==> 09-02 <==
==> flow/design.v (excerpt) <==
module mac_demo(input    clk, 
           input    reset, 
           input    ena,
   	   input    signed [16-1 : 0] k,
           input    signed [16-1 : 0] x,   
           output   signed [2 * 16 - 1 : 0] acc_out
          ) ;
           wire     signed [2 * 16 - 1 : 0] p ;
           wire     signed [2 * 16 - 1 : 0] acc_in ;
   multiplier  #(.width(16)) mult_0(.multiplicand(k),
                                          .multiplier(x),
                       			  .product(p)
                			  ) ;
   adder     #(.width(2*16)) add_0(.a(p),
                			 .b(acc_out),
                			 .sum(acc_in)
               				) ;
   accumulator  #(.width(2*16))  acc_0(.clk(clk),
                   			     .reset(reset),
                   			     .ena(ena),
                   			     .acc_in(acc_in),
                   			     .acc_out(acc_out)
                   			) ;
endmodule
make LEC_CHECK=0 CAP_MARGIN=30 CORE_ASPECT_RATIO=0.98 CORE_MARGIN=2 CORE_UTILIZATION=72 CTS_CLUSTER_DIAMETER=137 CTS_CLUSTER_SIZE=79 GPL_ROUTABILITY_DRIVEN=1 GPL_TIMING_DRIVEN=1 HOLD_SLACK_MARGIN=-0.09 MAX_ROUTING_LAYER=met4 PLACE_DENSITY_LB_ADDON=0.01 SETUP_SLACK_MARGIN=-0.38 SLEW_MARGIN=35 TNS_END_PERCENT=40 finish   # period 6.3 ns
run.sh (not shown) runs the stock make flow with config.mk's settings and CLKGATE_MAP_FILE=.
==> 03-12: changes against 09-02 <==
Settings changed: CAP_MARGIN 30 to 20, CORE_ASPECT_RATIO 0.98 to unset, CTS_CLUSTER_DIAMETER 137 to 42, GPL_ROUTABILITY_DRIVEN 1 to unset, GPL_TIMING_DRIVEN 1 to unset, HOLD_SLACK_MARGIN -0.09 to 0.27, MAX_ROUTING_LAYER met4 to unset, PLACE_DENSITY set to 0.35, PLACE_DENSITY_LB_ADDON 0.01 to unset, SETUP_SLACK_MARGIN -0.38 to 1.02, SLEW_MARGIN 35 to 20.
==> flow/constraint.sdc (replaced) <==
create_clock -name core_clock -period 3.9 [get_ports {clk}]
set_input_delay 0.7800 -clock core_clock [delete_from_list [all_inputs] [get_ports {clk}]]
set_output_delay 0.7800 -clock core_clock [all_outputs]
set_load 0.01 [all_outputs]
==> 07-27: changes against 09-02 <==
Settings changed: ABC_AREA set to 1, CAP_MARGIN 30 to 20, CORE_ASPECT_RATIO 0.98 to 1.35, CORE_UTILIZATION 72 to 67, CTS_CLUSTER_DIAMETER 137 to 268, CTS_CLUSTER_SIZE 79 to 95, GPL_ROUTABILITY_DRIVEN 1 to unset, GPL_TIMING_DRIVEN 1 to unset, HOLD_SLACK_MARGIN -0.09 to unset, MAX_ROUTING_LAYER met4 to unset, PLACE_DENSITY set to 0.4, PLACE_DENSITY_LB_ADDON 0.01 to unset, SETUP_SLACK_MARGIN -0.38 to unset, SLEW_MARGIN 35 to 20, TNS_END_PERCENT 40 to unset.
==> 03-18: changes against 09-02 <==
Settings changed: CAP_MARGIN 30 to 20, CORE_ASPECT_RATIO 0.98 to 1.56, CORE_UTILIZATION 72 to 51, CTS_CLUSTER_DIAMETER 137 to unset, CTS_CLUSTER_SIZE 79 to unset, GPL_ROUTABILITY_DRIVEN 1 to 0, HOLD_SLACK_MARGIN -0.09 to unset, PLACE_DENSITY_LB_ADDON 0.01 to 0.22, SETUP_SLACK_MARGIN -0.38 to -0.19, TNS_END_PERCENT 40 to unset.
==> flow/constraint.sdc (replaced) <==
create_clock -name core_clock -period 6.16 [get_ports {clk}]
set_input_delay 1.2320 -clock core_clock [delete_from_list [all_inputs] [get_ports {clk}]]
set_output_delay 1.2320 -clock core_clock [all_outputs]
set_load 0.01 [all_outputs]
==> summary of the runs <==
07-27 completed, yet does not pass: setup timing. 03-18 completed and failed the layout checks on setup timing. 03-12 produced a layout that fails on setup timing. 09-02 completed, yet does not pass: setup timing. Worst setup slack: 07-27 > 09-02 > 03-18 > 03-12. Of 03-18 and 07-27, 07-27 has the higher critical path depth (gap 3). In 03-18 the sequential share of layout area is higher than in 03-12, by 0.067 points. Between 07-27 and 03-12, the lower utilization is in 07-27 (gap 3.3 points). Of 07-27 and 03-18, 07-27 has the higher area after synthesis (gap 6.9%, measured against 03-18). In sequential cell count, 09-02 and 03-18 do not differ.
==> figures <==
Run status: 03-18 finished with violations; 07-27 finished with violations; 03-12 finished with violations; 09-02 finished with violations
Violated checks: 03-18 setup timing; 07-27 setup timing; 03-12 setup timing; 09-02 setup timing
Origin of the worst min-delay path: 03-18 acc_0.acc_out[27]; 07-27 acc_0.acc_out[3]; 03-12 acc_0.acc_out[15]; 09-02 acc_0.acc_out[4]
Instance area after placement: 03-18 14300 sq um; 07-27 15000 sq um; 03-12 14500 sq um; 09-02 14100 sq um
Final clock period utilization by the worst path: 03-18 1.07; 07-27 1.07; 03-12 1.67; 09-02 1.07
Comb_multi_in: 03-18 890; 07-27 1049; 03-12 890; 09-02 890
Met2 Resource Use GR: 03-18 0.537; 07-27 0.719; 03-12 0.802; 09-02 0.705
Core utilization before placement: 03-18 0.517; 07-27 0.687; 03-12 0.731; 09-02 0.739
Routed WL: 03-18 31800 um; 07-27 50900 um; 03-12 44600 um; 09-02 36800 um
Data required time at the worst endpoint: 03-18 6.33 ns; 07-27 6.49 ns; 03-12 4.09 ns; 09-02 6.47 ns
Detail-routed via count per cell: 03-18 5.24; 07-27 6.15; 03-12 6.46; 09-02 6.02


==> job 2275: inputs <==
==> flow/design.v <==
module multiplier  #(parameter width = 16)
   ( input    signed  [width-1 : 0] multiplicand,
     input    signed  [width-1 : 0] multiplier,   
     output   signed  [2 * width - 1 : 0] product
   ) ;
   assign  product = multiplicand * multiplier ;
endmodule
module  adder  #(parameter width = 32)  
		( input   signed [width-1 : 0] a ,
		  input   signed [width-1 : 0] b , 
		  output  signed [width-1 : 0] sum
		) ;
    assign   sum = a + b ;
endmodule
module accumulator #(parameter width = 32) 
	(input    clk,
     	 input    ena,
         input    reset,
         input	  signed [width - 1 : 0] acc_in,
   	 output   reg signed [width - 1 : 0] acc_out
	) ;
   always @(posedge clk) begin
      if (reset)  acc_out <= 0 ;
      else if (ena) acc_out <= acc_in ;
   end
endmodule
module mac_demo(input    clk, 
           input    reset, 
           input    ena,
   	   input    signed [16-1 : 0] k,
           input    signed [16-1 : 0] x,   
           output   signed [2 * 16 - 1 : 0] acc_out
          ) ;
           wire     signed [2 * 16 - 1 : 0] p ;
           wire     signed [2 * 16 - 1 : 0] acc_in ;
   multiplier  #(.width(16)) mult_0(.multiplicand(k),
                                          .multiplier(x),
                       			  .product(p)
                			  ) ;
   adder     #(.width(2*16)) add_0(.a(p),
                			 .b(acc_out),
                			 .sum(acc_in)
               				) ;
   accumulator  #(.width(2*16))  acc_0(.clk(clk),
                   			     .reset(reset),
                   			     .ena(ena),
                   			     .acc_in(acc_in),
                   			     .acc_out(acc_out)
                   			) ;
endmodule
==> flow/run.sh <==
#!/bin/bash
# the make line also repeats each setting of config.mk as NAME=value (left out here)
make -C /OpenROAD-flow-scripts/flow DESIGN_CONFIG=/design/flow/config.mk WORK_HOME=/design/flow/orfs CLKGATE_MAP_FILE= finish
==> flow/config.mk <==
export PLATFORM = sky130hd
export DESIGN_NAME = mac_demo
export DESIGN_NICKNAME = mac_demo
export VERILOG_FILES = /design/flow/design.v
export SDC_FILE = /design/flow/constraint.sdc
export NUM_CORES = 4
export LEC_CHECK = 0
export CAP_MARGIN = 20
export CORE_ASPECT_RATIO = 1.1
export CORE_MARGIN = 2
export CORE_UTILIZATION = 40
export CTS_CLUSTER_DIAMETER = 289
export CTS_CLUSTER_SIZE = 41
export SLEW_MARGIN = 20
==> flow/constraint.sdc <==
create_clock -name core_clock -period 7.0 [get_ports {clk}]
set_input_delay 1.4000 -clock core_clock [delete_from_list [all_inputs] [get_ports {clk}]]
set_output_delay 1.4000 -clock core_clock [all_outputs]
set_load 0.01 [all_outputs]
==> job 6308 (differences from job 2275) <==
Settings changed: CORE_ASPECT_RATIO 1.1 to default, CORE_UTILIZATION 40 to 72, CTS_CLUSTER_DIAMETER 289 to 375, CTS_CLUSTER_SIZE 41 to 28.
==> flow/constraint.sdc (replaced) <==
create_clock -name core_clock -period 3.68 [get_ports {clk}]
set_input_delay 0.7360 -clock core_clock [delete_from_list [all_inputs] [get_ports {clk}]]
set_output_delay 0.7360 -clock core_clock [all_outputs]
set_load 0.01 [all_outputs]
==> job 2754 (differences from job 2275) <==
Settings changed: CORE_ASPECT_RATIO 1.1 to default, CORE_UTILIZATION 40 to 68, CTS_CLUSTER_DIAMETER 289 to 42, CTS_CLUSTER_SIZE 41 to default.
==> flow/constraint.sdc (replaced) <==
create_clock -name core_clock -period 6.45 [get_ports {clk}]
set_input_delay 1.2900 -clock core_clock [delete_from_list [all_inputs] [get_ports {clk}]]
set_output_delay 1.2900 -clock core_clock [all_outputs]
set_load 0.01 [all_outputs]
==> comparison <==
Job 2754 finished with setup timing left. Job 6308 ended with an error in 5_1_grt with GRT-0232. Job 2275 produced a clean layout. Area after synthesis is the same in job 2754 and job 2275. Against job 2754, the first-iteration DRC count of job 2275 is smaller by about 55%. In job 2754 the critical path depth is lower than in job 2275, by 1. In job 2275 the sequential share of layout area is higher than in job 2754, by 0.11 points. Against job 2275, the count of clock-buffer cells in the layout of job 2754 is higher by 1.


==> build 32: inputs <==
Starts from the design.v that is shown in full above.
Settings: LEC_CHECK=0, CAP_MARGIN=20, CORE_MARGIN=2, CORE_UTILIZATION=71, CTS_CLUSTER_DIAMETER=39, CTS_CLUSTER_SIZE=28, SLEW_MARGIN=20; clock period 3.68 ns.
==> build 20: changes against build 32 <==
- CORE_UTILIZATION: 71 -> 40
- CTS_CLUSTER_DIAMETER: 39 -> not set
- CTS_CLUSTER_SIZE: 28 -> not set
==> flow/constraint.sdc (replaced) <==
create_clock -name core_clock -period 7.0 [get_ports {clk}]
set_input_delay 1.4000 -clock core_clock [delete_from_list [all_inputs] [get_ports {clk}]]
set_output_delay 1.4000 -clock core_clock [all_outputs]
set_load 0.01 [all_outputs]
==> build 21: changes against build 32 <==
- ABC_AREA: not set -> 1
- CORE_UTILIZATION: 71 -> 72
- CTS_CLUSTER_DIAMETER: 39 -> 268
- CTS_CLUSTER_SIZE: 28 -> 95
- PLACE_DENSITY: not set -> 0.4
- SETUP_SLACK_MARGIN: not set -> -0.53
==> flow/constraint.sdc (replaced) <==
create_clock -name core_clock -period 6.3 [get_ports {clk}]
set_input_delay 1.2600 -clock core_clock [delete_from_list [all_inputs] [get_ports {clk}]]
set_output_delay 1.2600 -clock core_clock [all_outputs]
set_load 0.01 [all_outputs]
==> results <==
Of build 21 and build 20, build 21 has the higher worst hold slack (gap 0.047 ns). In build 21 the synthesized cell count is higher than in build 20, by 29%. Critical path depth: build 20 is lower than build 21 (5). Build 32 died in global routing (5_1_grt). Build 21 produced a layout that fails on negative setup slack. Build 20 went through all stages and came out clean. Between build 20 and build 21, the lower cell area is in build 20 (gap 4.3%, measured against build 21).


==> trial 55 <==
Starts from the design.v that is shown in full above.
clock: 6.89 ns
lec_check: 0
cap_margin: 20
core_margin: 2
core_utilization: 40
slew_margin: 20
==> trial 54: changes against trial 55 <==
--- a/flow/config.mk
+++ b/flow/config.mk
@@ -9,3 +9,7 @@
 export CORE_MARGIN = 2
-export CORE_UTILIZATION = 40
+export CORE_UTILIZATION = 72
+export CTS_CLUSTER_DIAMETER = 36
+export CTS_CLUSTER_SIZE = 50
+export HOLD_SLACK_MARGIN = -0.09
+export PLACE_DENSITY = 0.35
 export SLEW_MARGIN = 20
==> flow/constraint.sdc (replaced) <==
create_clock -name core_clock -period 6.58 [get_ports {clk}]
set_input_delay 1.3160 -clock core_clock [delete_from_list [all_inputs] [get_ports {clk}]]
set_output_delay 1.3160 -clock core_clock [all_outputs]
set_load 0.01 [all_outputs]
==> trial 33: changes against trial 55 <==
--- a/flow/config.mk
+++ b/flow/config.mk
@@ -9,3 +9,4 @@
 export CORE_MARGIN = 2
-export CORE_UTILIZATION = 40
+export CORE_UTILIZATION = 69
+export CTS_CLUSTER_SIZE = 28
 export SLEW_MARGIN = 20
==> flow/constraint.sdc (replaced) <==
create_clock -name core_clock -period 4.52 [get_ports {clk}]
set_input_delay 0.9040 -clock core_clock [delete_from_list [all_inputs] [get_ports {clk}]]
set_output_delay 0.9040 -clock core_clock [all_outputs]
set_load 0.01 [all_outputs]
==> results <==
Trial 33 did not get past global routing (ODB-0269). Trial 55 ran to the end with no violations. Trial 54 completed, yet does not pass: negative setup slack. Against trial 55, the clock skew of trial 54 is lower by 0.0029 ns. Of trial 54 and trial 55, trial 55 has the higher register-to-register slack (gap 0.62 ns). In synthesized cell count, trial 55 and trial 54 do not differ. Design area: trial 54 is larger than trial 55 (1.7%). Between trial 54 and trial 55, the lower setup slack is in trial 54 (gap 0.40 ns).
==> figures <==
Run status: trial 54 failed layout checks; trial 33 stopped before the end; trial 55 timing/DRC/antenna clean
Last stage reached: trial 54 -; trial 33 global routing; trial 55 -
Reasons for failing layout checks: trial 54 negative setup slack; trial 33 -; trial 55 -
Non-clock buffering overhead in the final layout: trial 54 15.1%; trial 33 -; trial 55 13.6%
Met3 WL: trial 54 4540 um; trial 33 -; trial 55 902 um
Worst setup path start: trial 54 x[2]; trial 33 -; trial 55 x[2]
Number of flip-flops and latches: trial 54 32; trial 33 -; trial 55 32
Crit path largest cell delay: trial 54 0.55 ns; trial 33 -; trial 55 0.57 ns
Final setup slack of the worst path: trial 54 -0.331 ns; trial 33 -; trial 55 0.0719 ns
Clock latency at the later pin of the worst-skew pair: trial 54 0.29 ns; trial 33 -; trial 55 0.28 ns
Chip Area: trial 54 0.0178 mm^2; trial 33 0.0185 mm^2; trial 55 0.0315 mm^2
Initial core utilization: trial 54 73.1%; trial 33 70.1%; trial 55 40.6%


==> inputs of v1 <==
RTL: the design.v shown in full above, as it stands there.
Settings: LEC_CHECK=0, CAP_MARGIN=20, CORE_ASPECT_RATIO=0.98, CORE_MARGIN=2, CORE_UTILIZATION=72, CTS_CLUSTER_DIAMETER=137, CTS_CLUSTER_SIZE=67, GPL_ROUTABILITY_DRIVEN=1, GPL_TIMING_DRIVEN=1, MAX_ROUTING_LAYER=met4, PLACE_DENSITY_LB_ADDON=0.01, SETUP_SLACK_MARGIN=-0.19, SLEW_MARGIN=35, TNS_END_PERCENT=60; clock period 6.3 ns.
==> inputs of v33, as changes to v1 <==
- CORE_ASPECT_RATIO: 0.98 -> unset
- CORE_UTILIZATION: 72 -> 65
- CTS_CLUSTER_DIAMETER: 137 -> 36
- CTS_CLUSTER_SIZE: 67 -> unset
- GPL_ROUTABILITY_DRIVEN: 1 -> unset
- GPL_TIMING_DRIVEN: 1 -> unset
- MAX_ROUTING_LAYER: met4 -> unset
- PLACE_DENSITY_LB_ADDON: 0.01 -> unset
- SETUP_SLACK_MARGIN: -0.19 -> unset
- SLEW_MARGIN: 35 -> 20
- TNS_END_PERCENT: 60 -> unset
==> flow/constraint.sdc (replaced) <==
create_clock -name core_clock -period 6.58 [get_ports {clk}]
set_input_delay 1.3160 -clock core_clock [delete_from_list [all_inputs] [get_ports {clk}]]
set_output_delay 1.3160 -clock core_clock [all_outputs]
set_load 0.01 [all_outputs]
==> qor summary <==
                                                                                       v33                        v1
Run status                                                        finished with violations  finished with violations
Reasons for failing layout checks                                             setup timing              setup timing
Required time of the critical path                                                 6.75 ns                   6.50 ns
Routing usage on met1                                                                40.2%                     55.1%
Terminus of the critical flop-to-flop path                               acc_0.acc_out[28]         acc_0.acc_out[22]
Fill cell count                                                                      1,193                       610
Layout Cell Area excl Fill                                                      14,800 µm²                15,000 µm²
Share of the core filled with cells                                                  82.0%                     92.0%
Relative area of clock buffers and inverters in the final design                    0.970%                     1.12%
Final setup violation count                                                             13                        17
Die Y-Extent                                                                        140 µm                    132 µm
NonClk Buf Share                                                                     14.4%                     14.5%
Floorplan core density                                                               66.5%                     73.9%
Logic cell area                                                                 10,300 µm²                10,500 µm²
First-pass GRT wire length                                                         51.0 mm                   57.2 mm
GRT Util Overall                                                                     33.3%                     43.1%
First DRT Iteration DRCs                                                               510                     1,397
Chip area                                                                       19,600 µm²                17,800 µm²
Stages on the worst setup path                                                          22                        23
Met3 wire len                                                                      1.55 mm                   5.12 mm
